==> design.v <==
module cpu(clk,reset,s,load,in,out,N,V,Z,w);
  input clk, reset, s, load;
  input [15:0] in;
  output [15:0] out;
  output N, V, Z, w;
  wire [15:0] instruction_out;
  wire loada,loadb,loads,loadc,write,asel,bsel;
  wire [2:0] status;
  wire [1:0] op, ALUop, shift, vsel;
  wire [2:0] opcode, readnum, writenum, nsel;  
  wire [15:0] sximm5, sximm8; 
  wire [15:0] mdata = 16'b0;
  wire [7:0] PC = 8'b0;
  vDFFE #(16) instruct_reg(clk, load , in, instruction_out);  
  instruct_decoder decoder(   .instruction_out(instruction_out),
			        .nsel(nsel),
				.opcode(opcode),
				.op(op),
				.ALUop(ALUop),
				.sximm5(sximm5),
				.sximm8(sximm8),
				.shift(shift),
				.readnum(readnum),
				.writenum(writenum)
  );
  FSM state_machine(    .clk(clk),
			.reset(reset),
			.s(s),
			.w(w),
			.opcode(opcode),
			.op(op),
			.nsel(nsel),
			.loada(loada),
			.loadb(loadb),
			.loadc(loadc),
			.loads(loads),
			.vsel(vsel),
			.write(write),
			.asel(asel),
			.bsel(bsel)
  );
  datapath DP(          .clk(clk),
			.readnum(readnum),
			.writenum(writenum),
			.write(write),
			.vsel(vsel),
			.loada(loada),
			.loadb(loadb),
			.loadc(loadc),
			.loads(loads),
			.shift(shift),
			.ALUop(ALUop),
			.asel(asel),
			.bsel(bsel),
			.mdata(mdata),
			.status(status),
			.C(out),
			.sximm8(sximm8),
			.sximm5(sximm5),
			.PC(PC)
  );	
  assign N = status[0];
  assign V = status[1]; 
  assign Z = status[2];  
endmodule
module instruct_decoder( instruction_out, 
			 nsel, 
			 opcode,
			 op,
			 ALUop, 
			 sximm5, 
			 sximm8, 
			 shift,
			 readnum,
			 writenum );
  input [15:0] instruction_out;
  input [2:0] nsel;
  output [2:0] opcode;
  output reg [2:0] readnum, writenum;
  output [1:0] shift, ALUop, op;
  output [15:0] sximm5, sximm8;
  wire [2:0] Rn, Rd, Rm;
  wire [4:0] imm5;
  wire [7:0] imm8;
  setval retval(instruction_out,opcode,op,ALUop,imm5,imm8,shift,Rn,Rd,Rm);
  assign sximm5 = imm5[4] ? {11'b11111111111,imm5}:{11'b00000000000,imm5}; 
  assign sximm8 = imm8[7] ? {8'b11111111,imm8}:{8'b00000000,imm8};
  always @(*) 
    case(nsel)
      3'b001: {readnum,writenum} = {Rn,Rn};  
      3'b010: {readnum,writenum} = {Rd,Rd};  
      3'b100: {readnum,writenum} = {Rm,Rm};  
      default: {readnum,writenum} = 6'bx;  
    endcase
endmodule
module setval(instruction_out,opcode,op,ALUop,imm5,imm8,shift,Rn,Rd,Rm);
  input [15:0] instruction_out;
  output reg [2:0] opcode,Rn,Rd,Rm;
  output reg [1:0] op, ALUop, shift;
  output reg [4:0] imm5;
  output reg [7:0] imm8;
  always @(*) begin 
    casex(instruction_out)
	{5'b11010,11'bx}: {opcode,op,ALUop,Rn,imm8,imm5,Rd,shift,Rm} = {instruction_out[15:13],2'b10,2'b0,instruction_out[10:8],instruction_out[7:0],
						5'b0,3'b0,2'b0,3'b0}; 
	{8'b11000000,8'bx}: {opcode,op,ALUop,Rn,imm8,imm5,Rd,shift,Rm} = {instruction_out[15:13],2'b0,2'b0,3'b0,8'b0,5'b0, instruction_out[7:5],
						instruction_out[4:3],instruction_out[2:0]}; 
	{5'b10100,11'bx}: {opcode,op,ALUop,Rn,imm8,imm5,Rd,shift,Rm} = {instruction_out[15:13],2'b0,2'b0,instruction_out[10:8],
						8'b0,5'b0,instruction_out[7:5],instruction_out[4:3],instruction_out[2:0]}; 
	{5'b10101,11'bx}: {opcode,op,ALUop,Rn,imm8,imm5,Rd,shift,Rm} = {instruction_out[15:13],2'b01,2'b01,instruction_out[10:8],
						8'b0,5'b0,3'b0, instruction_out[4:3], instruction_out[2:0]}; 
 	{5'b10110,11'bx}: {opcode,op,ALUop,Rn,imm8,imm5,Rd,shift,Rm} = {instruction_out[15:13],2'b10,2'b10,instruction_out[10:8],
						8'b0,5'b0,instruction_out[7:5],instruction_out[4:3],instruction_out[2:0]}; 
	{5'b10111,11'bx}: {opcode,op,ALUop,Rn,imm8,imm5,Rd,shift,Rm} = {instruction_out[15:13],2'b11,2'b11,3'b0,
						8'b0,5'b0,instruction_out[7:5],instruction_out[4:3],instruction_out[2:0]}; 
	default: {opcode,op,ALUop,Rn,imm8,imm5,Rd,shift,Rm} = {3'bx,2'bx,2'bx,3'bx,8'bx,5'bx,3'bx,2'bx,3'bx};  
    endcase
end
endmodule
module datapath(clk, readnum, vsel, loada, loadb, shift, asel, bsel,
		ALUop, loadc, loads, writenum, write, mdata, 
		status, C, sximm8, PC, sximm5);
  input clk, loada, loadb, loadc, loads, asel, bsel, write;
  input [1:0] vsel;
  input [1:0] shift, ALUop; 
  input [2:0] writenum, readnum;  
  input [15:0] mdata, sximm8, sximm5;
  input [7:0] PC;
  output wire [2:0] status;
  output wire [15:0] C;
  reg [15:0] data_in;
  wire [15:0] muxa, muxb, aout, bout, bout_shift, data_out, ALUout;
  wire [2:0] status_out;
  always @(*)
    case(vsel)
      2'b00: data_in = C;
      2'b01: data_in = {8'b0,PC};
      2'b10: data_in = sximm8;
      2'b11: data_in = mdata;
    endcase
  regfile REGFILE( .clk(clk), 
           		.write(write),
			.writenum(writenum),
			.readnum(readnum),
			.data_in(data_in),
			.data_out(data_out)
  );
  vDFFE #(16) reg_a(clk, loada, data_out, aout);
  vDFFE #(16) reg_b(clk, loadb, data_out, bout); 
  vDFFE #(16) reg_c(clk, loadc, ALUout, C);
  vDFFE #(3) status_block(.clk(clk), .en(loads), .in(status_out), .out(status));
  shifter shift_b(shift, bout, bout_shift);
  assign muxa = asel ? 16'b0:aout;
  assign muxb = bsel ? sximm5:bout_shift;
  alu ALU( .ALUop(ALUop), .Ain(muxa), .Bin(muxb), .out(ALUout), .status(status_out));
endmodule 
module regfile(clk,write,writenum,readnum,data_in,data_out);
  input clk,write;
  input [2:0] writenum, readnum;
  input [15:0] data_in;
  output [15:0] data_out;
  wire [7:0] readout, writeout;
  wire [15:0] R7, R6, R5, R4, R3, R2, R1, R0;
  dec #(3,8) read_num(readnum, readout);
  dec #(3,8) write_num(writenum, writeout);
  vDFFE #(16) write_reg0(clk, (write & writeout[0]), data_in, R0);
  vDFFE #(16) write_reg1(clk, (write & writeout[1]), data_in, R1);
  vDFFE #(16) write_reg2(clk, (write & writeout[2]), data_in, R2);
  vDFFE #(16) write_reg3(clk, (write & writeout[3]), data_in, R3);
  vDFFE #(16) write_reg4(clk, (write & writeout[4]), data_in, R4);
  vDFFE #(16) write_reg5(clk, (write & writeout[5]), data_in, R5);
  vDFFE #(16) write_reg6(clk, (write & writeout[6]), data_in, R6);
  vDFFE #(16) write_reg7(clk, (write & writeout[7]), data_in, R7);
  mux8 #(16) read_mux(R7, R6, R5, R4, R3, R2, R1, R0, readout, data_out);
endmodule
module dec(a,b);
  parameter n = 2;
  parameter m = 4;
  input [n-1:0] a;
  output [m-1:0] b;
  wire[m-1:0] b = 1<<a;
endmodule 
module vDFFE(clk,en,in,out);
  parameter n = 3;
  input clk, en;
  input [n-1:0] in;
  output reg [n-1:0] out;
  wire [n-1:0] nextout;
  assign nextout = en ? in:out;
  always @(posedge clk)
    out <= nextout;
  endmodule 
module mux8(r7, r6, r5, r4, r3, r2, r1, r0, s, b);
  parameter k = 1;
  input [k-1:0] r7, r6, r5, r4, r3, r2, r1, r0;
  input [7:0] s;
  output [k-1:0] b;
  wire [k-1:0] b = ({k{s[0]}} & r0) |
		   ({k{s[1]}} & r1) |    
		   ({k{s[2]}} & r2) |
		   ({k{s[3]}} & r3) | 
		   ({k{s[4]}} & r4) |
		   ({k{s[5]}} & r5) |
		   ({k{s[6]}} & r6) |
		   ({k{s[7]}} & r7) ;
endmodule
module shifter(shift,bin,out);
input [15:0] bin;
input [1:0] shift;
output reg [15:0] out;  
  always @(*) begin
    case(shift) 
      2'b01: out = bin << 1;  
      2'b10: out = bin >> 1;  
      2'b11: out = $signed(bin) >>> 1;  
      default: out = bin;  
    endcase 
  end 
endmodule 
module alu(ALUop,Ain,Bin,out,status);
  input [1:0] ALUop; 
  input [15:0] Ain, Bin;
  output reg [15:0] out;
  output [2:0] status;
  wire ovf;
  wire [15:0] sout;
  Addsub #(16) a(Ain, Bin, 1'b1, sout, ovf);
  assign status[2] = ((out == 16'b0) ? 1'b1:1'b0);  
  assign status[1] = ovf;  
  assign status[0] = out[15];  
  always @(*) begin
    case (ALUop)
      2'b00: out = Ain + Bin;
      2'b01: out = Ain - Bin; 
      2'b10: out = Ain & Bin;
      2'b11: out = ~Bin;
      default: out = 16'bx;
    endcase	
  end
endmodule
module Addsub(a,b,sub,s,ovf);
  parameter n = 8;
  input [n-1:0] a, b;  
  input sub ;  
  output [n-1:0] s;
  output ovf;   
  wire c1, c2;
  assign ovf = c1 ^ c2;  
  Adder1 #(n-1) ai(a[n-2:0],b[n-2:0]^{n-1{sub}},sub,c1,s[n-2:0]);
  Adder1 #(1) as(a[n-1],b[n-1]^sub,c1,c2,s[n-1]);
endmodule 
module Adder1(a,b,cin,cout,s);
  parameter n = 8;
  input [n-1:0] a, b;
  input cin ;
  output [n-1:0] s;
  output cout;
  assign {cout, s} = a + b + cin;
endmodule
module FSM(clk, reset, s, w, opcode, op, nsel,loada,loadb,loadc,vsel,write,loads,asel,bsel);
  input clk, reset, s;
  input [2:0] opcode;
  input [1:0] op;
  output w;
  output reg [2:0] nsel;
  output reg loada,loadb,loadc,loads,write,asel,bsel;
  output reg [1:0] vsel;
  wire [2:0] state;
  reg load_s;
  reg [2:0] next_state;
  assign w = load_s ? 1'b0:1'b1;  
  assign state =  reset ? 3'b000:next_state;
  always @(posedge clk) begin
    casex({reset,w,s,opcode,op,state})
	11'b1xxxxxxxxxx: {load_s, nsel, next_state,loada,loadb,loadc,vsel,write,loads,asel,bsel} 
				<= {1'b0,3'b000,3'b000,1'b0,1'b0,1'b0,2'b00,1'b0,1'b0,1'b0,1'b0};  
	{8'bx10xxxxx,3'b000}: {load_s,nsel,next_state,loada,loadb,loadc,vsel,write,loads,asel,bsel}
				<= {1'b0,3'b000,3'b000,1'b0,1'b0,1'b0,2'b00,1'b0,1'b0,1'b0,1'b0};  
	{8'bx1111010,3'b000}: {load_s, nsel, next_state,loada,loadb,loadc,vsel,write,loads,asel,bsel} 
				<= {1'b1,3'b001,3'b001,1'b0,1'b0,1'b0,2'b10,1'b1,1'b0,1'b0,1'b0};  
	{8'b00x11010,3'b001}: {load_s, nsel, next_state,loada,loadb,loadc,vsel,write,loads,asel,bsel} 
				<= {1'b0,3'b000,3'b000,1'b0,1'b0,1'b0,2'b00,1'b0,1'b0,1'b0,1'b0};  
        {8'b01111000,3'b000}: {load_s, nsel, next_state,loada,loadb,loadc,vsel,write,loads,asel,bsel} 
				<= {1'b1,3'b100,3'b001,1'b0,1'b1,1'b0,2'b10,1'b0,1'b0,1'b0,1'b0};  
	{8'b00x11000,3'b001}: {load_s,nsel,next_state,loada,loadb,loadc,vsel,write,loads,asel,bsel}
				<= {1'b1,3'b000,3'b010,1'b0,1'b0,1'b1,2'b00,1'b0,1'b0,1'b1,1'b0};  
	{8'b00x11000,3'b010}: {load_s,nsel,next_state,loada,loadb,loadc,vsel,write,loads,asel,bsel}
				<= {1'b1,3'b010,3'b011,1'b0,1'b0,1'b0,2'b00,1'b1,1'b0,1'b0,1'b0};  
	{8'b00x11000,3'b011}: {load_s,nsel,next_state,loada,loadb,loadc,vsel,write,loads,asel,bsel}
				<= {1'b0,3'b000,3'b000,1'b0,1'b0,1'b0,2'b00,1'b0,1'b0,1'b0,1'b0};  
	{8'b01110100,3'b000}: {load_s,nsel,next_state,loada,loadb,loadc,vsel,write,loads,asel,bsel}
				<= {1'b1,3'b001,3'b001,1'b1,1'b0,1'b0,2'b10,1'b0,1'b0,1'b0,1'b0};  
	{8'b00x10100,3'b001}: {load_s,nsel,next_state,loada,loadb,loadc,vsel,write,loads,asel,bsel}
				<= {1'b1,3'b100,3'b010,1'b0,1'b1,1'b0,2'b10,1'b0,1'b0,1'b0,1'b0};  
	{8'b00x10100,3'b010}: {load_s,nsel,next_state,loada,loadb,loadc,vsel,write,loads,asel,bsel}
				<= {1'b1,3'b000,3'b011,1'b0,1'b0,1'b1,2'b00,1'b0,1'b0,1'b0,1'b0};  
	{8'b00x10100,3'b011}: {load_s,nsel,next_state,loada,loadb,loadc,vsel,write,loads,asel,bsel}
				<= {1'b1,3'b010,3'b100,1'b0,1'b0,1'b0,2'b00,1'b1,1'b0,1'b0,1'b0};  
	{8'b00x10100,3'b100}: {load_s,nsel,next_state,loada,loadb,loadc,vsel,write,loads,asel,bsel}
				<= {1'b0,3'b000,3'b000,1'b0,1'b0,1'b0,2'b00,1'b0,1'b0,1'b0,1'b0};  
	{8'b01110101,3'b000}: {load_s,nsel,next_state,loada,loadb,loadc,vsel,write,loads,asel,bsel}
				<= {1'b1,3'b001,3'b001,1'b1,1'b0,1'b0,2'b10,1'b0,1'b0,1'b0,1'b0};  
	{8'b00x10101,3'b001}: {load_s,nsel,next_state,loada,loadb,loadc,vsel,write,loads,asel,bsel}
				<= {1'b1,3'b100,3'b010,1'b0,1'b1,1'b0,2'b10,1'b0,1'b0,1'b0,1'b0};  
	{8'b00x10101,3'b010}: {load_s,nsel,next_state,loada,loadb,loadc,vsel,write,loads,asel,bsel}
				<= {1'b1,3'b000,3'b011,1'b0,1'b0,1'b0,2'b00,1'b0,1'b1,1'b0,1'b0};  
   	{8'b00x10101,3'b011}: {load_s,nsel,next_state,loada,loadb,loadc,vsel,write,loads,asel,bsel}
				<= {1'b0,3'b000,3'b000,1'b0,1'b0,1'b0,2'b00,1'b0,1'b0,1'b0,1'b0};  
	{8'b01110110,3'b000}: {load_s,nsel,next_state,loada,loadb,loadc,vsel,write,loads,asel,bsel}
				<= {1'b1,3'b001,3'b001,1'b1,1'b0,1'b0,2'b10,1'b0,1'b0,1'b0,1'b0};  
	{8'b00x10110,3'b001}: {load_s,nsel,next_state,loada,loadb,loadc,vsel,write,loads,asel,bsel}
				<= {1'b1,3'b100,3'b010,1'b0,1'b1,1'b0,2'b10,1'b0,1'b0,1'b0,1'b0};  
	{8'b00x10110,3'b010}: {load_s,nsel,next_state,loada,loadb,loadc,vsel,write,loads,asel,bsel}
				<= {1'b1,3'b000,3'b011,1'b0,1'b0,1'b1,2'b00,1'b0,1'b0,1'b0,1'b0};  
	{8'b00x10110,3'b011}: {load_s,nsel,next_state,loada,loadb,loadc,vsel,write,loads,asel,bsel}
				<= {1'b1,3'b010,3'b100,1'b0,1'b0,1'b0,2'b00,1'b1,1'b0,1'b0,1'b0};  
	{8'b00x10110,3'b100}: {load_s,nsel,next_state,loada,loadb,loadc,vsel,write,loads,asel,bsel}
				<= {1'b0,3'b000,3'b000,1'b0,1'b0,1'b0,2'b00,1'b0,1'b0,1'b0,1'b0};  
	{8'b01110111,3'b000}: {load_s,nsel,next_state,loada,loadb,loadc,vsel,write,loads,asel,bsel}
				<= {1'b1,3'b100,3'b001,1'b0,1'b1,1'b0,2'b10,1'b0,1'b0,1'b1,1'b0};  
	{8'b00x10111,3'b001}: {load_s,nsel,next_state,loada,loadb,loadc,vsel,write,loads,asel,bsel}
				<= {1'b1,3'b000,3'b010,1'b0,1'b0,1'b1,2'b00,1'b0,1'b0,1'b1,1'b0};  
	{8'b00x10111,3'b010}: {load_s,nsel,next_state,loada,loadb,loadc,vsel,write,loads,asel,bsel}
				<= {1'b1,3'b010,3'b011,1'b0,1'b0,1'b0,2'b00,1'b1,1'b0,1'b0,1'b0};  
	{8'b00x10111,3'b011}: {load_s,nsel,next_state,loada,loadb,loadc,vsel,write,loads,asel,bsel}
				<= {1'b0,3'b000,3'b000,1'b0,1'b0,1'b0,2'b00,1'b0,1'b0,1'b0,1'b0};  
	default: {load_s,nsel,next_state,loada,loadb,loadc,vsel,write,loads,asel,bsel}
				<= {1'b0,3'b000,3'b000,1'b0,1'b0,1'b0,2'b00,1'b0,1'b0,1'b0,1'b0};  
   endcase
  end
endmodule 
==> run.sh <==
#!/bin/bash
# the make line also repeats each setting of config.mk as NAME=value (left out here)
make -C /OpenROAD-flow-scripts/flow DESIGN_CONFIG=/design/flow/config.mk WORK_HOME=/design/flow/orfs CLKGATE_MAP_FILE= finish
==> config.mk <==
export PLATFORM = sky130hd
export DESIGN_NAME = cpu
export DESIGN_NICKNAME = cpu
export VERILOG_FILES = /design/flow/design.v
export SDC_FILE = /design/flow/constraint.sdc
export NUM_CORES = 4
export LEC_CHECK = 0
export ABC_AREA = 1
export CAP_MARGIN = 20
export CELL_PAD_IN_SITES_DETAIL_PLACEMENT = 0
export CORE_MARGIN = 2
export CORE_UTILIZATION = 66
export CTS_CLUSTER_DIAMETER = 334
export MIN_ROUTING_LAYER = met1
export PLACE_DENSITY_LB_ADDON = 0.04
export SETUP_SLACK_MARGIN = -0.02
export SLEW_MARGIN = 20
==> constraint.sdc <==
create_clock -name core_clock -period 3.27 [get_ports {clk}]
set_input_delay 0.6540 -clock core_clock [delete_from_list [all_inputs] [get_ports {clk}]]
set_output_delay 0.6540 -clock core_clock [all_outputs]
set_load 0.01 [all_outputs]
==> run_results.csv, run 1 <==
group,metric,value,unit
min_path,min_from,"state_machine.next_state[0]$_SDFF_PP0_",
clock_network,cts.sinks,208,
die,die_w,129,um
power,swShare,24.9,%
global_routing,grt_use_total,33.2,%
die,io_pins,40,
yosys,ys_types,52,
sta,fin_ws,-0.616,ns
yosys,syn_inst,985,
clock_network,clock-root-buffer,"clkbuf_16",
die,fp-row-count,45,
power,p_int,4.59,mW
global_routing,grt_pass1_wl,41.9,mm
yosys,muxShareOfSynthArea,0,%
yosys,top_cell_area_share,56.8,%
power,power.leakage,5.45,nW
final_layout,nNetsFinal,1233,
yosys,top_cells_by_count,"nand2_1, edfxtp_1, inv_1",
power,p_comb,0.893,mW
setup_path,crit_type,"reg2reg",
power,maxPowerGroup,"registers",
yosys,top_cells_by_area,"edfxtp_1, nand2_1, ha_1",
sta,timing.final.crit_share,119,%
placed_design,gp_congestion,0.979,
power,power_sequential,2.98,mW
power,pg_clk,2.24,mW
yosys,postSynthAreaPerCell,10.5,um2
detailed_routing,drc,0,
sta,fin_worst_skew,0.00885,ns
clock_network,cts-buffers-inserted,21,
setup_path,start_kind,"flip-flop",
power,p_per_area,468,nW/um2
status,status,"finished with violations",
sta,hold_viol_final,0,
die,coreArea,15300,um2
yosys,ys_area,10300,um2
setup_path,endpoint,"DP.status_block.out[2]$_DFFE_PP_",
sta,drv_slew,0,
power,power_switching,1.52,mW
sta,min_period,3.89,ns
detailed_routing,via_per_inst,5.88,
yosys,most_common_cell,"nand2_1",
yosys,synth_stat.cells,985,
detailed_routing,routedWlPerCell,19.7,um
clock_network,h-tree-depth,1,
sta,fmax,257,MHz
min_path,whs_endpoint,"state_machine.next_state[2]$_SDFF_PP0_",
clock_network,holdBufCountCts,0,
yosys,xor_area_share,1.53,%
status,so.violations,"negative setup slack",
global_routing,grt_overflow_total,0,
setup_path,crit_path_start,"instruct_reg.out[11]$_DFFE_PP_",
clock_network,path_clk_slew,0.07,ns
yosys,top_area_cell,"edfxtp_1",
setup_path,timing.rr.start,"instruct_reg.out[11]$_DFFE_PP_",
setup_path,cp-end-kind,"flip-flop",
setup_path,reg2reg_slack,-0.62,ns
global_routing,grt_pass1_vias,8129,
power,clkPwrFrac,36.7,%
yosys,simple_gate_area_share,18.6,%
clock_network,clockBufferDepth,3,
setup_path,cp_top_family,"simple AND/OR/NAND/NOR gates",
placed_design,place_ws,-0.681,ns
power,p_comb_share,14.6,%
setup_path,required,3.54,ns
global_routing,grt_max_degree,25,
min_path,holdPathStages,2,
setup_path,slowest_stage,"edfxtp_1",
setup_path,worst-path-buf-inv,3,
sta,rsz0062_at_grt,"yes",
yosys,async_reset_ff_share,0,%
yosys,yosysWarnings,8,
yosys,ys.flop_type,"edfxtp_1",
die,fp-utilization,67.6,%
final_layout,areaGrowthSynthToFinish,26.8,%
power,vdd_drop_max,583,uV
yosys,edf_count,195,
yosys,synth.cellmix.adderShare,5.78,%
power,pwr-share-seq,48.7,%
setup_path,crit_fanout,6,
run,warnings,44,
setup_path,r2r_end,"DP.status_block.out[2]$_DFFE_PP_",
setup_path,worstRegToRegCells,27,
die,die-area,16600,um2
sta,finalSetupViolations,15,
global_routing,antenna_found_initial,0,
detailed_routing,antenna_cells,0,
min_path,hold_class,"reg2reg",
setup_path,cp_num_cells,27,
die,dieHeight,129,um
sta,relSlewSlack,31.3,%
yosys,synth_nets,1052,
detailed_routing,routed_wl,27.4,mm
yosys,ys.flops,208,
yosys,topCombFamilyByArea,"simple AND/OR/NAND/NOR gates",
yosys,syn_area,10300,um2
setup_path,crit_arrival,4.16,ns
yosys,compound_area_share,8.98,%
sta,finalSetupTns,-5.01,ns
clock_network,cts_tree,"done",
yosys,ys_seq_share,59.3,%
detailed_routing,drt_pass1_iterations,5,
setup_path,crit_top_cell,"nand2_2",
placed_design,hpwl,18.4,mm
placed_design,port_buffers,39,
setup_path,critical_path.max_stage_delay,0.40,ns
clock_network,clkLatencyLatePin,0.51,ns
detailed_routing,drt_iter0_markers,769,
detailed_routing,postRouteAntennaNets,0,
sta,worst_pin_slew,1.03,ns
detailed_routing,num_vias,8177,
run,maxCapViolations,0,
==> layout make-up <==
cell class              instances  area [um2]
clock buffers                  25         541
multi-input cells             627        4110
clock inverters                11        83.8
fillers                       771        2190
inverters                     132         495
repair buffers                176        1460
flip-flops and latches        208        6120
well taps                     211         264
==> what timing repair did <==
action                                  in CTS  in global routing
buffers inserted                             8                 10
gates resized                               51                 63
endpoints found under the setup margin      16                 16
pin swaps                                   24                 33
==> per-layer routing <==
metal  vias up  track usage, %  part of all wire, %
met4         0            11.4                  3.4
met1      3898            44.5                   39
met3        74            4.99                  8.2
met2       433            56.1                   49
met5         -               0                    0
li1       3772               -                    -
==> through the flow <==
stage | hold WS (ns) | power [mW] | instances | util (%) | instance area [um2]
floorplan | 0.469 | 3.45 | 985 | - | 10400
CTS | 0.507 | 6.02 | 1383 | 83.6 | 12700
detailed placement | 0.499 | 3.79 | 1340 | 78.0 | 11900
global placement | 0.495 | 3.77 | 1340 | 78.0 | 11900
finish | 0.511 | 6.11 | 1390 | 85.7 | 13100
global route | 0.535 | 6.28 | 1390 | 85.7 | 13100
==> inputs of run 2 (changes only) <==
Settings changed: ABC_AREA 1 to 0, CAP_MARGIN 20 to 30, CELL_PAD_IN_SITES_GLOBAL_PLACEMENT from default to 3, CORE_ASPECT_RATIO from default to 0.85, CORE_MARGIN 2 to 8, CORE_UTILIZATION 66 to 64, CTS_CLUSTER_DIAMETER 334 to 363, CTS_CLUSTER_SIZE from default to 100, GPL_TIMING_DRIVEN from default to 0, HOLD_SLACK_MARGIN from default to 0.21, PLACE_DENSITY_LB_ADDON 0.04 to 0.29.
Clock period 3.27 ns to 9.7 ns, I/O delays scaled along.
==> run_results.csv, run 2 <==
group,metric,value,unit
status,status,"did not finish",
status,stop_stage,"global placement without I/O (3_1_place_gp_skip_io)",
status,tool.error,"[ERROR FLW-0024] Place density exceeds 1.0 (current PLACE_DENSITY_LB_ADDON =  0.29). Please check if the value of  PLACE_DENSITY_LB_ADDON is between 0 and 0.99.",
yosys,synth.cellmix.adderShare,5.81,%
yosys,top_cells_by_count,"edfxtp_1, nand2_1, o21ai_0",
yosys,ys_types,74,
yosys,yosysWarnings,8,
yosys,async_reset_ff_share,0,%
yosys,top_cell_area_share,57.2,%
die,coreArea,15600,um2
die,die-area,20300,um2
die,dieHeight,133,um
yosys,ys.flops,208,
yosys,edf_count,195,
yosys,compound_area_share,13.7,%
yosys,ys_seq_share,59.7,%
yosys,muxShareOfSynthArea,1.42,%
yosys,most_common_cell,"edfxtp_1",
yosys,synth_nets,943,
yosys,postSynthAreaPerCell,11.7,um2
die,fp-utilization,65.6,%
yosys,xor_area_share,2.39,%
yosys,simple_gate_area_share,13.5,%
yosys,syn_inst,876,
yosys,ys_area,10200,um2
yosys,synth_stat.cells,876,
yosys,syn_area,10200,um2
yosys,top_area_cell,"edfxtp_1",
yosys,top_cells_by_area,"edfxtp_1, ha_1, nand2_1",
die,fp-row-count,42,
die,die_w,153,um
yosys,topCombFamilyByArea,"AND-OR/OR-AND gates",
yosys,ys.flop_type,"edfxtp_1",
==> inputs of run 3 (changes only) <==
Settings changed: ABC_AREA 0 to default, CAP_MARGIN 30 to 20, CELL_PAD_IN_SITES_DETAIL_PLACEMENT 0 to default, CELL_PAD_IN_SITES_GLOBAL_PLACEMENT 3 to default, CORE_ASPECT_RATIO 0.85 to default, CORE_MARGIN 8 to 2, CORE_UTILIZATION 64 to 40, CTS_CLUSTER_DIAMETER 363 to 164, CTS_CLUSTER_SIZE 100 to default, GPL_ROUTABILITY_DRIVEN from default to 0, GPL_TIMING_DRIVEN 0 to 1, HOLD_SLACK_MARGIN 0.21 to -0.02, MIN_ROUTING_LAYER met1 to met2, PLACE_DENSITY_LB_ADDON 0.29 to 0.18, SETUP_SLACK_MARGIN -0.02 to default, TNS_END_PERCENT from default to 25.
Clock period 9.7 ns to 3.46 ns, I/O delays scaled along.
==> run_results.csv, run 3 <==
group,metric,value,unit
status,status,"finished with violations",
status,so.violations,"negative setup slack",
placed_design,port_buffers,39,
detailed_routing,postRouteAntennaNets,0,
detailed_routing,drt_iter0_markers,1356,
sta,min_period,4.35,ns
setup_path,start_kind,"flip-flop",
setup_path,worstPathCellList,"and3b_2 -> buf_6 -> a31oi_4 -> buf_4 -> buf_4 -> buf_12 -> nor2_1 -> a21oi_1 -> o21ai_2 -> and3_4 -> a31o_2 -> xnor2_2 -> ha_4 -> o2111ai_2 -> o21ba_4 -> or3_1 -> a31o_4 -> nor3_4 -> nand4b_1 -> a2111oi_4",
setup_path,crit_fanout,6,
sta,holdWs,0.505,ns
yosys,ys.flops,208,
power,p_total,6.11,mW
placed_design,dpl_cell_area,12100,um2
detailed_routing,num_vias,10100,
yosys,ys_area,10200,um2
setup_path,crit_type,"reg2reg",
yosys,async_reset_ff_share,0,%
sta,hold_viol_final,0,
yosys,compound_area_share,13.7,%
run,warnings,44,
yosys,simple_gate_area_share,13.5,%
die,fp-row-count,58,
setup_path,critical_path.max_stage_delay,0.40,ns
power,p_int,4.54,mW
setup_path,cp_top_family,"AND-OR/OR-AND gates",
yosys,top_cells_by_area,"edfxtp_1, ha_1, nand2_1",
yosys,postSynthAreaPerCell,11.7,um2
setup_path,endpoint,"DP.status_block.out[2]$_DFFE_PP_",
power,power_sequential,2.82,mW
global_routing,grt_overflow_total,0,
clock_network,cts.sinks,208,
power,pwr-share-seq,46.1,%
sta,rsz0062_at_grt,"yes",
yosys,edf_count,195,
power,pg_clk,2.30,mW
setup_path,reg2reg_slack,-0.89,ns
setup_path,crit_top_cell,"buf_4",
die,dieHeight,164,um
yosys,ys_types,74,
sta,fin_worst_skew,0.0245,ns
yosys,most_common_cell,"edfxtp_1",
power,vdd_drop_max,438,uV
detailed_routing,routed_wl,27.2,mm
yosys,yosysWarnings,8,
sta,relSlewSlack,29.1,%
yosys,top_area_cell,"edfxtp_1",
min_path,whs_endpoint,"state_machine.next_state[2]$_SDFF_PP0_",
power,p_comb,1.00,mW
setup_path,crit_arrival,4.67,ns
global_routing,grt_pass1_vias,11000,
final_layout,finish.instance_area,13400,um2
power,power.leakage,5.02,nW
yosys,top_cell_area_share,57.2,%
setup_path,required,3.77,ns
yosys,ys.flop_type,"edfxtp_1",
clock_network,clkLatencyLatePin,0.52,ns
sta,fmax,230,MHz
yosys,synth.cellmix.adderShare,5.81,%
sta,finalSetupViolations,14,
final_layout,final_core_util,53.2,%
yosys,topCombFamilyByArea,"AND-OR/OR-AND gates",
die,fp-utilization,40.7,%
die,die_w,164,um
setup_path,r2r_end,"DP.status_block.out[2]$_DFFE_PP_",
global_routing,grt_use_total,30.0,%
clock_network,path_clk_slew,0.06,ns
clock_network,holdBufCountCts,0,
final_layout,nNetsFinal,1127,
sta,drv_slew,0,
setup_path,cp-end-kind,"flip-flop",
yosys,synth_stat.cells,876,
run,maxCapViolations,0,
setup_path,crit_path_start,"instruct_reg.out[15]$_DFFE_PP_",
clock_network,h-tree-depth,1,
final_layout,fillers,2144,
die,die-area,26900,um2
detailed_routing,drt_pass1_iterations,8,
yosys,muxShareOfSynthArea,1.42,%
clock_network,cts-buffers-inserted,23,
sta,worst_pin_slew,1.05,ns
min_path,min_from,"state_machine.next_state[1]$_SDFF_PP0_",
yosys,synth_nets,943,
setup_path,worstRegToRegCells,20,
yosys,xor_area_share,2.39,%
setup_path,slowest_stage,"edfxtp_1",
min_path,hold_class,"reg2reg",
final_layout,combGateArea,4290,um2
power,clkPwrFrac,37.6,%
setup_path,timing.rr.start,"instruct_reg.out[15]$_DFFE_PP_",
final_layout,areaGrowthSynthToFinish,30.7,%
yosys,top_cells_by_count,"edfxtp_1, nand2_1, o21ai_0",
placed_design,hpwl,18.4,mm
power,maxPowerGroup,"registers",
setup_path,cp_num_cells,20,
clock_network,cts_tree,"done",
global_routing,grt_max_degree,39,
detailed_routing,via_per_inst,7.17,
placed_design,dp.cells,1341,
sta,fin_ws,-0.893,ns
yosys,ys_seq_share,59.7,%
sta,timing.final.crit_share,126,%
final_layout,final_cells,1407,
die,coreArea,25200,um2
global_routing,antenna_found_initial,0,
setup_path,worst-path-buf-inv,4,
power,swShare,25.8,%
die,io_pins,40,
min_path,holdPathStages,2,
yosys,syn_inst,876,
clock_network,clockBufferDepth,3,
placed_design,place_ws,-0.953,ns
power,p_per_area,457,nW/um2
clock_network,clock-root-buffer,"clkbuf_16",
global_routing,grt_pass1_wl,41.5,mm
final_layout,flop_area,6120,um2
power,power_switching,1.58,mW
power,p_comb_share,16.4,%
detailed_routing,drc,0,
sta,finalSetupTns,-6.69,ns
yosys,syn_area,10200,um2
detailed_routing,routedWlPerCell,19.3,um
[run 3: repair_timing]
item                                    in CTS  in global routing
endpoints found under the hold margin        0                  0
endpoints found under the setup margin      14                 29
setup buffers                               13                 12
resized                                     40                 56
gates cloned                                 0                  0
pin swaps                                   33                 36
[run 3: area by class of cell]
type	instances	area share, %
clock inverter	15	0.794
timing repair buffer	199	12.8
multi-input combinational	586	32.0
inverter	42	1.18
clock buffer	26	4.38
tap	330	3.08
sequential	208	45.7
antenna	1	0.0187
[run 3: metal layers]
metal	vias to the layer above	global-route usage, %	share of wire [%]
met5	-	6.06	0.42
met4	6	3.51	5.3
met3	198	41.3	41
met2	2703	36.5	53
met1	3593	-	0
li1	3587	-	-
==> inputs of run 4 (changes only) <==
Settings changed: CORE_UTILIZATION 40 to 58, CTS_CLUSTER_DIAMETER 164 to default, GPL_ROUTABILITY_DRIVEN 0 to default, GPL_TIMING_DRIVEN 1 to default, HOLD_SLACK_MARGIN -0.02 to default, MIN_ROUTING_LAYER met2 to default, PLACE_DENSITY_LB_ADDON 0.18 to default, TNS_END_PERCENT 25 to default.
Clock period 3.46 ns to 4.03 ns, I/O delays scaled along.
==> run_results.csv, run 4 <==
group,metric,value,unit
status,status,"finished with violations",
status,so.violations,"negative setup slack",
setup_path,crit_type,"reg2reg",
setup_path,worstPathCellList,"and3b_2 -> buf_4 -> a31o_4 -> nand3_1 -> and3_4 -> inv_2 -> nor4_4 -> a21oi_2 -> xnor2_1 -> ha_1 -> or3_1 -> or2_2 -> a21oi_2 -> xor2_1 -> a22oi_2 -> nor4_1 -> nand4b_1 -> a2111oi_4",
clock_network,h-tree-depth,1,
power,p_total,5.06,mW
clock_network,cts.sinks,208,
yosys,top_cells_by_area,"edfxtp_1, ha_1, nand2_1",
yosys,syn_area,10200,um2
yosys,synth_stat.cells,876,
die,io_pins,40,
global_routing,grt_max_degree,33,
yosys,top_cells_by_count,"edfxtp_1, nand2_1, o21ai_0",
clock_network,path_clk_slew,0.07,ns
setup_path,crit_top_cell,"a21oi_2",
setup_path,slowest_stage,"edfxtp_1",
power,p_int,3.85,mW
min_path,holdPathStages,2,
yosys,edf_count,195,
sta,fmax,237,MHz
sta,timing.final.crit_share,105,%
setup_path,critical_path.max_stage_delay,0.39,ns
yosys,postSynthAreaPerCell,11.7,um2
yosys,top_area_cell,"edfxtp_1",
detailed_routing,num_vias,7495,
sta,finalSetupTns,-0.228,ns
power,swShare,24.0,%
setup_path,r2r_end,"DP.status_block.out[2]$_DFFE_PP_",
placed_design,dp.cells,1197,
power,maxPowerGroup,"registers",
sta,fin_worst_skew,0.00963,ns
min_path,min_from,"state_machine.next_state[1]$_SDFF_PP0_",
power,pwr-share-seq,47.8,%
setup_path,required,4.34,ns
placed_design,hpwl,18.2,mm
global_routing,grt_pass1_wl,39.5,mm
yosys,simple_gate_area_share,13.5,%
die,die-area,18700,um2
final_layout,final_core_util,73.1,%
power,power_sequential,2.42,mW
setup_path,worstRegToRegCells,18,
setup_path,timing.rr.start,"instruct_reg.out[14]$_DFFE_PP_",
detailed_routing,drc,0,
clock_network,clockBufferDepth,3,
global_routing,grt_pass1_vias,7280,
run,maxCapViolations,0,
die,fp-row-count,48,
placed_design,gp_congestion,0.902,
detailed_routing,drt_pass1_iterations,7,
die,coreArea,17300,um2
detailed_routing,antenna_cells,0,
yosys,ys_seq_share,59.7,%
power,p_comb,0.747,mW
yosys,synth_nets,943,
yosys,ys_types,74,
power,power_switching,1.22,mW
detailed_routing,routed_wl,25.8,mm
yosys,xor_area_share,2.39,%
min_path,hold_class,"reg2reg",
min_path,whs_endpoint,"state_machine.next_state[2]$_SDFF_PP0_",
power,power.leakage,4.69,nW
detailed_routing,via_per_inst,6.00,
run,warnings,45,
global_routing,antenna_found_initial,0,
setup_path,endpoint,"DP.status_block.out[2]$_DFFE_PP_",
power,clkPwrFrac,37.4,%
sta,finalSetupViolations,2,
yosys,compound_area_share,13.7,%
yosys,synth.cellmix.adderShare,5.81,%
yosys,muxShareOfSynthArea,1.42,%
final_layout,nNetsFinal,1078,
power,p_comb_share,14.8,%
detailed_routing,drt_iter0_markers,603,
yosys,syn_inst,876,
sta,worst_pin_slew,0.994,ns
sta,fin_ws,-0.196,ns
yosys,topCombFamilyByArea,"AND-OR/OR-AND gates",
clock_network,cts_tree,"done",
placed_design,port_buffers,39,
sta,relSlewSlack,33.1,%
detailed_routing,postRouteAntennaNets,0,
sta,drv_slew,0,
setup_path,crit_fanout,5,
setup_path,reg2reg_slack,-0.20,ns
sta,rsz0062_at_grt,"yes",
clock_network,cts-buffers-inserted,21,
global_routing,grt_overflow_total,0,
clock_network,clkLatencyLatePin,0.49,ns
power,p_per_area,400,nW/um2
setup_path,cp_top_family,"simple AND/OR/NAND/NOR gates",
yosys,top_cell_area_share,57.2,%
yosys,ys_area,10200,um2
detailed_routing,routedWlPerCell,20.6,um
setup_path,cp_num_cells,18,
power,vdd_drop_max,442,uV
clock_network,clock-root-buffer,"clkbuf_16",
yosys,ys.flops,208,
sta,min_period,4.23,ns
yosys,async_reset_ff_share,0,%
global_routing,grt_use_total,27.8,%
power,pg_clk,1.90,mW
setup_path,crit_arrival,4.54,ns
placed_design,place_ws,-0.331,ns
yosys,ys.flop_type,"edfxtp_1",
final_layout,final_cells,1250,
final_layout,areaGrowthSynthToFinish,23.5,%
die,fp-utilization,59.2,%
setup_path,crit_path_start,"instruct_reg.out[14]$_DFFE_PP_",
die,die_w,137,um
sta,hold_viol_final,0,
yosys,most_common_cell,"edfxtp_1",
yosys,yosysWarnings,8,
die,dieHeight,137,um
setup_path,start_kind,"flip-flop",
setup_path,worst-path-buf-inv,2,
setup_path,cp-end-kind,"flip-flop",
-- run 4: cell type report --
cell class	instances	area, um2
Multi-Input combinational cell	587	4150
Timing Repair Buffer	151	1280
Sequential cell	208	6120
Inverter	42	158
Clock buffer	29	576
Tap cell	225	282
Clock inverter	8	91.3
Fill cell	1152	4640
-- run 4: per-layer routing --
layer / GRT usage [%] / part of all wire, % / vias to the layer above
met5: 0 / 0 / -
met4: 7.85 / 2.5 / 0
met3: 2.93 / 5.5 / 50
met2: 45.6 / 48 / 258
met1: 39.7 / 44 / 3680
li1: - / - / 3507
-- run 4: stage by stage --
| step | instance area [um2] | hold slack [ns] |
|---|---|---|
| after detailed placement | 11600 | 0.520 |
| after CTS | 12500 | 0.531 |
| after global placement | 11600 | 0.491 |
| after floorplan | 10300 | 0.461 |
| after global routing | 12700 | 0.551 |
| final | 12700 | 0.533 |
-- run 4: repair_timing --
action	CTS	global route
buffers inserted	11	5
hold buffers	0	0
endpoints found under the setup margin	6	10
resized	39	22
pin swaps	41	8
cloned	1	0
==> inputs of run 5 (changes only) <==
Settings changed: ABC_AREA from default to 1, CORE_UTILIZATION 58 to 70, CTS_CLUSTER_SIZE from default to 32, HOLD_SLACK_MARGIN from default to 0.29, PLACE_DENSITY_LB_ADDON from default to 0.3, SETUP_SLACK_MARGIN from default to 0.94.
Clock period 4.03 ns to 3.23 ns, I/O delays scaled along.
==> run_results.csv, run 5 <==
group,metric,value,unit
yosys,syn_area,10300,um2
placed_design,hpwl,20.5,mm
placed_design,place_ws,-0.762,ns
yosys,ys_types,52,
placed_design,gp_congestion,0.908,
yosys,ys_seq_share,59.3,%
yosys,edf_count,195,
die,die-area,15700,um2
yosys,ys.flop_type,"edfxtp_1",
yosys,postSynthAreaPerCell,10.5,um2
yosys,top_area_cell,"edfxtp_1",
status,tool.error,"[ERROR DPL-0033] detailed placement checks failed during check placement.",
status,stop_stage,"clock tree synthesis (4_1_cts)",
die,fp-utilization,71.2,%
yosys,top_cell_area_share,56.8,%
die,die_w,125,um
yosys,synth_stat.cells,985,
yosys,xor_area_share,1.53,%
yosys,topCombFamilyByArea,"simple AND/OR/NAND/NOR gates",
yosys,simple_gate_area_share,18.6,%
die,io_pins,40,
yosys,most_common_cell,"nand2_1",
die,coreArea,14500,um2
yosys,top_cells_by_area,"edfxtp_1, nand2_1, ha_1",
yosys,ys_area,10300,um2
status,status,"did not finish",
yosys,top_cells_by_count,"nand2_1, edfxtp_1, inv_1",
yosys,muxShareOfSynthArea,0,%
die,fp-row-count,44,
placed_design,port_buffers,39,
yosys,synth.cellmix.adderShare,5.78,%
yosys,yosysWarnings,8,
yosys,async_reset_ff_share,0,%
yosys,synth_nets,1052,
yosys,syn_inst,985,
yosys,compound_area_share,8.98,%
die,dieHeight,125,um
yosys,ys.flops,208,
## run 5: through the flow
stage	std cells	hold slack, ns	instance area [um2]
3_3_place_gp	1301	0.492	11900
2_1_floorplan	985	0.469	10500
3_5_place_dp	1301	0.498	11900
==> inputs of run 6 (changes only) <==
Settings changed: ABC_AREA 1 to default, CORE_UTILIZATION 70 to 68, CTS_CLUSTER_DIAMETER from default to 98, CTS_CLUSTER_SIZE 32 to 15, HOLD_SLACK_MARGIN 0.29 to default, PLACE_DENSITY_LB_ADDON 0.3 to 0.27, SETUP_SLACK_MARGIN 0.94 to 0.91.
Clock period 3.23 ns to 3.18 ns, I/O delays scaled along.
==> run_results.csv, run 6 <==
group,metric,value,unit
status,status,"finished with violations",
status,so.violations,"negative setup slack",
sta,fin_ws,-1.75,ns
clock_network,clock-root-buffer,"clkbuf_16",
detailed_routing,routedWlPerCell,37.8,um
die,io_pins,40,
final_layout,nNetsFinal,1175,
min_path,whs_endpoint,"DP.status_block.out[1]$_DFFE_PP_",
global_routing,grt_overflow_total,0,
die,die-area,16100,um2
power,p_total,6.72,mW
yosys,simple_gate_area_share,13.5,%
setup_path,r2r_end,"DP.status_block.out[2]$_DFFE_PP_",
yosys,synth_nets,943,
yosys,syn_inst,876,
setup_path,worst-path-buf-inv,4,
min_path,hold_class,"reg2reg",
power,power_sequential,3.07,mW
power,vdd_drop_max,664,uV
yosys,compound_area_share,13.7,%
die,fp-utilization,69.9,%
yosys,ys.flop_type,"edfxtp_1",
yosys,postSynthAreaPerCell,11.7,um2
yosys,topCombFamilyByArea,"AND-OR/OR-AND gates",
clock_network,cts-buffers-inserted,17,
yosys,ys_seq_share,59.7,%
power,p_per_area,482,nW/um2
global_routing,grt_pass1_vias,8885,
detailed_routing,postRouteAntennaNets,0,
power,pg_clk,2.13,mW
sta,fin_worst_skew,0.0336,ns
setup_path,crit_path_start,"instruct_reg.out[10]$_DFFE_PP_",
placed_design,hpwl,19.3,mm
detailed_routing,drt_pass1_iterations,12,
yosys,synth.cellmix.adderShare,5.81,%
setup_path,cp-end-kind,"flip-flop",
clock_network,cts.sinks,208,
setup_path,reg2reg_slack,-1.75,ns
yosys,top_cells_by_area,"edfxtp_1, ha_1, nand2_1",
power,p_int,4.64,mW
detailed_routing,routed_wl,49.2,mm
sta,drv_slew,0,
yosys,top_cells_by_count,"edfxtp_1, nand2_1, o21ai_0",
final_layout,areaGrowthSynthToFinish,36.3,%
setup_path,crit_arrival,5.26,ns
clock_network,cts_tree,"done",
final_layout,fillers,320,
setup_path,endpoint,"DP.status_block.out[2]$_DFFE_PP_",
yosys,top_cell_area_share,57.2,%
placed_design,dpl_cell_area,12100,um2
detailed_routing,drc,0,
setup_path,critical_path.max_stage_delay,0.46,ns
yosys,most_common_cell,"edfxtp_1",
power,maxPowerGroup,"registers",
yosys,edf_count,195,
power,p_comb,1.52,mW
die,die_w,127,um
min_path,min_from,"state_machine.loads$_SDFF_PP0_",
yosys,ys_types,74,
min_path,holdPathStages,0,
power,power.leakage,5.29,nW
setup_path,timing.rr.start,"instruct_reg.out[10]$_DFFE_PP_",
global_routing,grt_pass1_wl,53.5,mm
setup_path,cp_top_family,"simple AND/OR/NAND/NOR gates",
placed_design,port_buffers,39,
sta,worst_pin_slew,1.34,ns
setup_path,cp_num_cells,22,
power,p_comb_share,22.6,%
yosys,syn_area,10200,um2
final_layout,finish.instance_area,14000,um2
yosys,synth_stat.cells,876,
yosys,ys_area,10200,um2
sta,rsz0062_at_grt,"yes",
sta,fmax,203,MHz
yosys,yosysWarnings,8,
yosys,xor_area_share,2.39,%
yosys,top_area_cell,"edfxtp_1",
clock_network,h-tree-depth,1,
yosys,async_reset_ff_share,0,%
placed_design,gp_congestion,0.959,
power,clkPwrFrac,31.7,%
setup_path,worstPathCellList,"nor3_4 -> buf_6 -> a31oi_4 -> buf_4 -> buf_6 -> o21ai_0 -> and3_1 -> inv_1 -> nor3_4 -> a21oi_1 -> nor2_1 -> o21ai_1 -> xnor2_1 -> ha_1 -> or3_1 -> o21ai_2 -> a21oi_2 -> xor2_1 -> nor2_1 -> a21oi_2 -> or2_4 -> a2111oi_4",
detailed_routing,drt_iter0_markers,2327,
clock_network,holdBufCountCts,0,
die,coreArea,14600,um2
yosys,ys.flops,208,
clock_network,clkLatencyLatePin,0.53,ns
sta,min_period,4.93,ns
power,power_switching,2.08,mW
sta,relSlewSlack,9.39,%
global_routing,antenna_found_initial,7,
clock_network,path_clk_slew,0.08,ns
yosys,muxShareOfSynthArea,1.42,%
setup_path,worstRegToRegCells,22,
sta,hold_viol_final,0,
power,swShare,31.0,%
sta,timing.final.crit_share,155,%
detailed_routing,via_per_inst,8.30,
detailed_routing,num_vias,10800,
die,dieHeight,127,um
global_routing,grt_max_degree,33,
global_routing,grt_use_total,44.5,%
power,pwr-share-seq,45.7,%
setup_path,required,3.50,ns
die,fp-row-count,44,
run,warnings,45,
sta,finalSetupViolations,176,
setup_path,slowest_stage,"edfxtp_1",
run,maxCapViolations,0,
setup_path,crit_fanout,6,
setup_path,crit_type,"reg2reg",
setup_path,start_kind,"flip-flop",
clock_network,clockBufferDepth,3,
-- run 6: per-layer routing --
layer | track usage, % | routed length [um] | share of wire (%)
met5 | 0 | 43 | 0.087
met4 | 24.2 | 6370 | 13
met3 | 10.2 | 9050 | 18
met2 | 71.4 | 19700 | 40
met1 | 57.2 | 14100 | 29
-- run 6: stage by stage --
stage	setup slack [ns]	utilization (%)	hold WS (ns)	setup TNS [ns]	cells
6_report	-1.75	95.3	0.545	-42.01	1301
5_1_grt	-2.01	95.2	0.539	-39.39	1297
4_1_cts	-0.984	88.8	0.492	-8.43	1247
3_5_place_dp	-1.17	82.9	0.482	-14.53	1204
3_3_place_gp	-1.06	82.9	0.478	-9.11	1204
2_1_floorplan	-0.814	-	0.461	-4.79	876
-- run 6: area by class of cell --
cell class / instances / area, um2 / share of cell area [%]
flip-flops and latches: 208 / 6120 / 43.8
multi-input cells: 590 / 4750 / 34.0
repair buffers: 249 / 2240 / 16.1
clock buffers: 23 / 448 / 3.21
well taps: 184 / 230 / 1.65
inverters: 42 / 158 / 1.13
diodes: 4 / 10.0 / 0.0717
clock inverters: 1 / 3.75 / 0.0269
-- run 6: repair_timing --
action,CTS,global route
endpoints found under the hold margin,0,0
endpoints found under the setup margin,259,293
gates cloned,2,4
setup buffers,17,45
gates resized,60,111
pin swaps,24,80
==> inputs of run 7 (changes only) <==
Settings changed: ABC_AREA from default to 0, CELL_PAD_IN_SITES_DETAIL_PLACEMENT from default to 0, CORE_MARGIN 2 to 9, CORE_UTILIZATION 68 to 24, CTS_CLUSTER_DIAMETER 98 to default, CTS_CLUSTER_SIZE 15 to default, GPL_TIMING_DRIVEN from default to 0, PLACE_DENSITY_LB_ADDON 0.27 to 0.19, SETUP_SLACK_MARGIN 0.91 to 1.47, SLEW_MARGIN 20 to 35, TNS_END_PERCENT from default to 90.
Clock period 3.18 ns to 8.37 ns, I/O delays scaled along.
==> run_results.csv, run 7 <==
group,metric,value,unit
sta,hold_viol_final,0,
setup_path,start_kind,"flip-flop",
clock_network,path_clk_slew,0.06,ns
min_path,min_from,"state_machine.next_state[1]$_SDFF_PP0_",
setup_path,critical_path.max_stage_delay,0.61,ns
power,clkPwrFrac,42.2,%
min_path,hold_class,"reg2reg",
power,pg_clk,1.06,mW
yosys,ys.flop_type,"edfxtp_1",
sta,fmax,186,MHz
final_layout,final_cells,1511,
setup_path,worstRegToRegCells,17,
sta,finalSetupViolations,0,
power,maxPowerGroup,"registers",
min_path,whs_endpoint,"state_machine.next_state[2]$_SDFF_PP0_",
yosys,async_reset_ff_share,0,%
yosys,top_area_cell,"edfxtp_1",
setup_path,crit_arrival,5.67,ns
detailed_routing,via_per_inst,4.65,
setup_path,worstPathCellList,"clkbuf_1 -> buf_1 -> nand3b_1 -> o221ai_2 -> ha_1 -> nand2_1 -> o21ai_0 -> fa_1 -> nor2b_1 -> o31a_1 -> a211oi_1 -> a31oi_1 -> o21ai_1 -> or4_1 -> nor3_1 -> nand4b_1 -> a2111oi_2",
die,coreArea,42000,um2
setup_path,slowest_stage,"or4_1",
detailed_routing,drt_pass1_iterations,4,
sta,timing.final.crit_share,64.3,%
power,p_int,1.91,mW
final_layout,final_core_util,29.3,%
yosys,top_cells_by_count,"edfxtp_1, nand2_1, o21ai_0",
detailed_routing,antenna_cells,0,
die,die_w,225,um
yosys,syn_inst,876,
sta,drv_slew,0,
clock_network,holdBufCountCts,0,
setup_path,required,8.66,ns
yosys,synth_stat.cells,876,
setup_path,crit_path_start,"instruct_reg.out[4]$_DFFE_PP_",
clock_network,cts_tree,"done",
placed_design,place_ws,3.01,ns
setup_path,cp-end-kind,"flip-flop",
detailed_routing,routedWlPerCell,20.4,um
power,p_comb,0.294,mW
yosys,topCombFamilyByArea,"AND-OR/OR-AND gates",
sta,relSlewSlack,41.3,%
detailed_routing,drc,0,
global_routing,grt_overflow_total,0,
final_layout,areaGrowthSynthToFinish,20.1,%
placed_design,port_buffers,39,
run,maxCapViolations,0,
clock_network,cts_setup_buffers,0,
setup_path,reg2reg_slack,2.99,ns
sta,rsz0062_at_grt,"no",
yosys,postSynthAreaPerCell,11.7,um2
power,power_sequential,1.17,mW
setup_path,crit_type,"reg2reg",
power,p_per_area,205,nW/um2
placed_design,hpwl,22.8,mm
power,p_total,2.52,mW
detailed_routing,postRouteAntennaNets,0,
clock_network,clockBufferDepth,3,
setup_path,cp_num_cells,17,
die,die-area,50400,um2
global_routing,grt_max_degree,17,
power,power.leakage,4.29,nW
setup_path,crit_fanout,10,
power,swShare,24.4,%
global_routing,grt_use_total,12.3,%
clock_network,clock-root-buffer,"clkbuf_16",
die,fp-row-count,75,
yosys,xor_area_share,2.39,%
detailed_routing,drt_iter0_markers,399,
run,warnings,41,
setup_path,worst-path-buf-inv,2,
yosys,top_cells_by_area,"edfxtp_1, ha_1, nand2_1",
final_layout,fillers,4289,
yosys,compound_area_share,13.7,%
power,p_comb_share,11.7,%
sta,fin_ws,2.99,ns
setup_path,endpoint,"DP.status_block.out[2]$_DFFE_PP_",
final_layout,combGateArea,3830,um2
yosys,most_common_cell,"edfxtp_1",
yosys,synth_nets,943,
sta,min_period,5.38,ns
die,io_pins,40,
setup_path,r2r_end,"DP.status_block.out[2]$_DFFE_PP_",
global_routing,grt_pass1_vias,7257,
clock_network,h-tree-depth,1,
sta,worst_pin_slew,0.875,ns
clock_network,clkLatencyLatePin,0.52,ns
yosys,edf_count,195,
yosys,syn_area,10200,um2
yosys,ys_types,74,
setup_path,timing.rr.start,"instruct_reg.out[4]$_DFFE_PP_",
placed_design,gp_congestion,0.811,
yosys,ys_area,10200,um2
clock_network,post_cts_resized,0,
sta,fin_worst_skew,0.0258,ns
clock_network,cts-buffers-inserted,24,
power,power_switching,0.615,mW
power,vdd_drop_max,123,uV
power,pwr-share-seq,46.2,%
die,fp-utilization,24.4,%
yosys,yosysWarnings,8,
yosys,ys.flops,208,
final_layout,flop_area,6120,um2
yosys,simple_gate_area_share,13.5,%
sta,finalSetupTns,0,ns
setup_path,cp_top_family,"simple AND/OR/NAND/NOR gates",
yosys,synth.cellmix.adderShare,5.81,%
detailed_routing,num_vias,7019,
min_path,holdPathStages,2,
placed_design,dp.cells,1467,
global_routing,grt_pass1_wl,46.8,mm
status,status,"timing/DRC/antenna clean",
yosys,top_cell_area_share,57.2,%
yosys,muxShareOfSynthArea,1.42,%
die,dieHeight,225,um
final_layout,nNetsFinal,1021,
yosys,ys_seq_share,59.7,%
clock_network,cts.sinks,208,
detailed_routing,routed_wl,30.9,mm
global_routing,antenna_found_initial,0,
-- run 7: through the flow --
stage	cell area, um2	hold slack [ns]
finish	12300	0.505
global route	12300	0.523
CTS	12300	0.501
detailed placement	11500	0.499
global placement	11300	0.489
floorplan	10200	0.461
-- run 7: layer usage --
metal | routed length [um] | vias up | global-route usage [%]
met5 | 0 | - | 0
met4 | 885 | 0 | 3.57
met3 | 761 | 52 | 1.35
met2 | 15200 | 109 | 21.6
met1 | 14000 | 3456 | 15.6
li1 | - | 3402 | -
-- run 7: final cells by class --
class	count	area share (%)
inverter	42	1.28
sequential	208	49.7
tap	539	5.48
timing repair buffer	52	4.15
clock inverter	9	1.02
multi-input combinational	586	31.2
clock buffer	35	5.54
buffer	40	1.61
==> inputs of run 8 (changes only) <==
Settings changed: ABC_AREA 0 to 1, CELL_PAD_IN_SITES_DETAIL_PLACEMENT 0 to 1, CORE_ASPECT_RATIO from default to 0.82, CORE_MARGIN 9 to 6, CORE_UTILIZATION 24 to 19, CTS_CLUSTER_SIZE from default to 57, GPL_ROUTABILITY_DRIVEN from default to 0, GPL_TIMING_DRIVEN 0 to default, HOLD_SLACK_MARGIN from default to 0.25, MAX_ROUTING_LAYER from default to met4, PLACE_DENSITY_LB_ADDON 0.19 to default, SETUP_SLACK_MARGIN 1.47 to default, SLEW_MARGIN 35 to 20, TNS_END_PERCENT 90 to 20.
Clock period 8.37 ns to 3.92 ns, I/O delays scaled along.
==> run_results.csv, run 8 <==
group,metric,value,unit
detailed_routing,postRouteAntennaNets,0,
power,p_comb,0.727,mW
yosys,synth_stat.cells,985,
setup_path,critical_path.max_stage_delay,0.44,ns
yosys,top_area_cell,"edfxtp_1",
yosys,top_cells_by_count,"nand2_1, edfxtp_1, inv_1",
die,coreArea,53100,um2
yosys,top_cells_by_area,"edfxtp_1, nand2_1, ha_1",
yosys,ys_seq_share,59.3,%
clock_network,cts_tree,"done",
setup_path,reg2reg_slack,-0.02,ns
sta,fmax,254,MHz
setup_path,crit_path_start,"instruct_reg.out[12]$_DFFE_PP_",
final_layout,nNetsFinal,1196,
placed_design,hpwl,23.2,mm
setup_path,cp-end-kind,"flip-flop",
setup_path,worst-path-buf-inv,5,
yosys,ys.flops,208,
setup_path,crit_fanout,6,
clock_network,clockBufferDepth,3,
die,fp-row-count,76,
yosys,synth_nets,1052,
power,power.leakage,5.28,nW
final_layout,finish.instance_area,13400,um2
setup_path,required,4.19,ns
setup_path,r2r_end,"DP.status_block.out[2]$_DFFE_PP_",
power,p_total,5.18,mW
power,pwr-share-seq,48.0,%
clock_network,cts.sinks,208,
status,status,"finished with violations",
power,maxPowerGroup,"registers",
placed_design,port_buffers,39,
sta,min_period,3.94,ns
power,swShare,25.6,%
yosys,simple_gate_area_share,18.6,%
yosys,top_cell_area_share,56.8,%
global_routing,grt_max_degree,25,
global_routing,grt_overflow_total,0,
die,die-area,60000,um2
power,power_sequential,2.49,mW
yosys,ys.flop_type,"edfxtp_1",
sta,worst_pin_slew,1.04,ns
sta,drv_slew,0,
global_routing,grt_pass1_vias,8357,
min_path,hold_class,"reg2reg",
setup_path,endpoint,"DP.status_block.out[2]$_DFFE_PP_",
power,pg_clk,1.96,mW
clock_network,h-tree-depth,1,
die,io_pins,40,
power,clkPwrFrac,37.9,%
final_layout,flop_area,6120,um2
power,p_comb_share,14.0,%
detailed_routing,routedWlPerCell,17.3,um
yosys,postSynthAreaPerCell,10.5,um2
yosys,yosysWarnings,8,
setup_path,cp_num_cells,25,
setup_path,crit_arrival,4.22,ns
yosys,syn_area,10300,um2
power,p_int,3.85,mW
yosys,compound_area_share,8.98,%
global_routing,grt_use_total,10.2,%
sta,hold_viol_final,0,
setup_path,timing.rr.start,"instruct_reg.out[12]$_DFFE_PP_",
setup_path,cp_top_family,"simple AND/OR/NAND/NOR gates",
run,warnings,42,
sta,finalSetupViolations,1,
yosys,ys_types,52,
sta,fin_worst_skew,0.0188,ns
yosys,muxShareOfSynthArea,0,%
power,vdd_drop_max,377,uV
clock_network,cts-buffers-inserted,22,
clock_network,path_clk_slew,0.06,ns
detailed_routing,num_vias,7916,
yosys,async_reset_ff_share,0,%
global_routing,antenna_found_initial,1,
run,maxCapViolations,0,
setup_path,start_kind,"flip-flop",
yosys,syn_inst,985,
yosys,edf_count,195,
clock_network,clkLatencyLatePin,0.53,ns
sta,timing.final.crit_share,101,%
status,so.violations,"negative setup slack",
setup_path,crit_type,"reg2reg",
yosys,topCombFamilyByArea,"simple AND/OR/NAND/NOR gates",
detailed_routing,drt_iter0_markers,504,
yosys,ys_area,10300,um2
yosys,most_common_cell,"nand2_1",
global_routing,grt_pass1_wl,48.1,mm
setup_path,worstRegToRegCells,25,
yosys,xor_area_share,1.53,%
detailed_routing,routed_wl,32.0,mm
die,dieHeight,223,um
setup_path,slowest_stage,"edfxtp_1",
detailed_routing,via_per_inst,4.29,
min_path,min_from,"state_machine.loads$_SDFF_PP0_",
sta,fin_ws,-0.0212,ns
power,p_per_area,388,nW/um2
final_layout,fillers,6136,
die,die_w,269,um
sta,relSlewSlack,29.9,%
clock_network,clock-root-buffer,"clkbuf_16",
sta,finalSetupTns,-0.0212,ns
power,power_switching,1.33,mW
sta,rsz0062_at_grt,"yes",
final_layout,combGateArea,4040,um2
placed_design,dpl_cell_area,12000,um2
min_path,whs_endpoint,"DP.status_block.out[2]$_DFFE_PP_",
detailed_routing,drc,0,
final_layout,areaGrowthSynthToFinish,29.5,%
yosys,synth.cellmix.adderShare,5.78,%
sta,holdWs,0.507,ns
min_path,holdPathStages,0,
detailed_routing,drt_pass1_iterations,4,
die,fp-utilization,19.4,%
run 8: metrics by stage:
stage                     setup slack, ns  utilization, %  cells
final                             -0.0212            25.2   1846
after global routing               -0.267            25.2   1845
after CTS                         0.00147            24.4   1827
after detailed placement           -0.351            22.7   1778
after global placement             -0.253            22.7   1778
after floorplan                     0.207               -    985
run 8: layout make-up:
cell class | count | area share, %
Multi-Input combinational cell | 627 | 30.3
Tap cell | 702 | 6.58
Clock inverter | 13 | 0.740
Timing Repair Buffer | 138 | 8.61
Clock buffer | 25 | 4.21
Antenna cell | 1 | 0.0187
Inverter | 132 | 3.75
Sequential cell | 208 | 45.8
run 8: timing repair:
action | CTS | global route
pin swaps | 38 | 62
endpoints found under the setup margin | 5 | 9
hold buffers | 0 | 0
setup buffers | 11 | 17
resized | 50 | 79
run 8: metal layers:
| metal | wire (um) | global-route usage [%] | up-vias | share of wire [%] |
|---|---|---|---|---|
| met2 | 14600 | 15.7 | 204 | 46 |
| met1 | 15400 | 14.5 | 3969 | 48 |
| li1 | - | - | 3703 | - |
| met4 | 497 | 1.79 | 0 | 1.6 |
| met3 | 1500 | 1.53 | 40 | 4.7 |
| met5 | 0 | - | - | 0 |
==> inputs of run 9 (changes only) <==
Settings changed: ABC_AREA 1 to 0, CELL_PAD_IN_SITES_DETAIL_PLACEMENT 1 to 0, CORE_ASPECT_RATIO 0.82 to default, CORE_MARGIN 6 to 2, CORE_UTILIZATION 19 to 66, CTS_CLUSTER_DIAMETER from default to 64, CTS_CLUSTER_SIZE 57 to default, GPL_ROUTABILITY_DRIVEN 0 to default, HOLD_SLACK_MARGIN 0.25 to default, MAX_ROUTING_LAYER met4 to default, MIN_ROUTING_LAYER from default to met1, PLACE_DENSITY_LB_ADDON from default to 0.04, SETUP_SLACK_MARGIN from default to 0.95, TNS_END_PERCENT 20 to default.
Clock period 3.92 ns to 3.27 ns, I/O delays scaled along.
==> run_results.csv, run 9 <==
group,metric,value,unit
status,status,"did not finish",
status,stop_stage,"global routing (5_1_grt)",
status,tool.error,"[ERROR DPL-0038] Utilization greater than 100%, impossible to legalize",
yosys,edf_count,195,
placed_design,gp_congestion,0.914,
yosys,yosysWarnings,8,
yosys,top_cells_by_area,"edfxtp_1, ha_1, nand2_1",
placed_design,place_ws,-1.06,ns
placed_design,port_buffers,39,
die,dieHeight,129,um
yosys,top_cell_area_share,57.2,%
yosys,ys_area,10200,um2
yosys,synth_stat.cells,876,
yosys,syn_inst,876,
yosys,ys_seq_share,59.7,%
placed_design,dpl_cell_area,12100,um2
yosys,top_area_cell,"edfxtp_1",
yosys,top_cells_by_count,"edfxtp_1, nand2_1, o21ai_0",
die,fp-utilization,67.4,%
yosys,syn_area,10200,um2
yosys,ys.flop_type,"edfxtp_1",
yosys,ys_types,74,
yosys,ys.flops,208,
clock_network,holdBufCountCts,0,
clock_network,cts.sinks,208,
yosys,synth_nets,943,
yosys,topCombFamilyByArea,"AND-OR/OR-AND gates",
yosys,synth.cellmix.adderShare,5.81,%
placed_design,hpwl,19.5,mm
clock_network,cts-buffers-inserted,22,
die,coreArea,15200,um2
yosys,postSynthAreaPerCell,11.7,um2
die,die_w,129,um
clock_network,h-tree-depth,1,
die,die-area,16500,um2
yosys,compound_area_share,13.7,%
clock_network,clockBufferDepth,3,
yosys,simple_gate_area_share,13.5,%
yosys,most_common_cell,"edfxtp_1",
die,fp-row-count,45,
die,io_pins,40,
yosys,muxShareOfSynthArea,1.42,%
yosys,async_reset_ff_share,0,%
yosys,xor_area_share,2.39,%
clock_network,clock-root-buffer,"clkbuf_16",
run 9: metrics by stage:
step | power (mW) | cells | TNS [ns] | hold WS, ns
after global placement | 3.91 | 1195 | -7.79 | 0.480
after floorplan | 3.59 | 876 | -3.71 | 0.461
after CTS | 6.58 | 1274 | -7.81 | 0.530
after detailed placement | 3.94 | 1195 | -9.76 | 0.523
run 9: repair_timing:
item / CTS
pin swaps: 51
cloned: 6
setup buffers: 33
endpoints found under the setup margin: 259
gates resized: 95
Power and IR drop assume default switching activity.
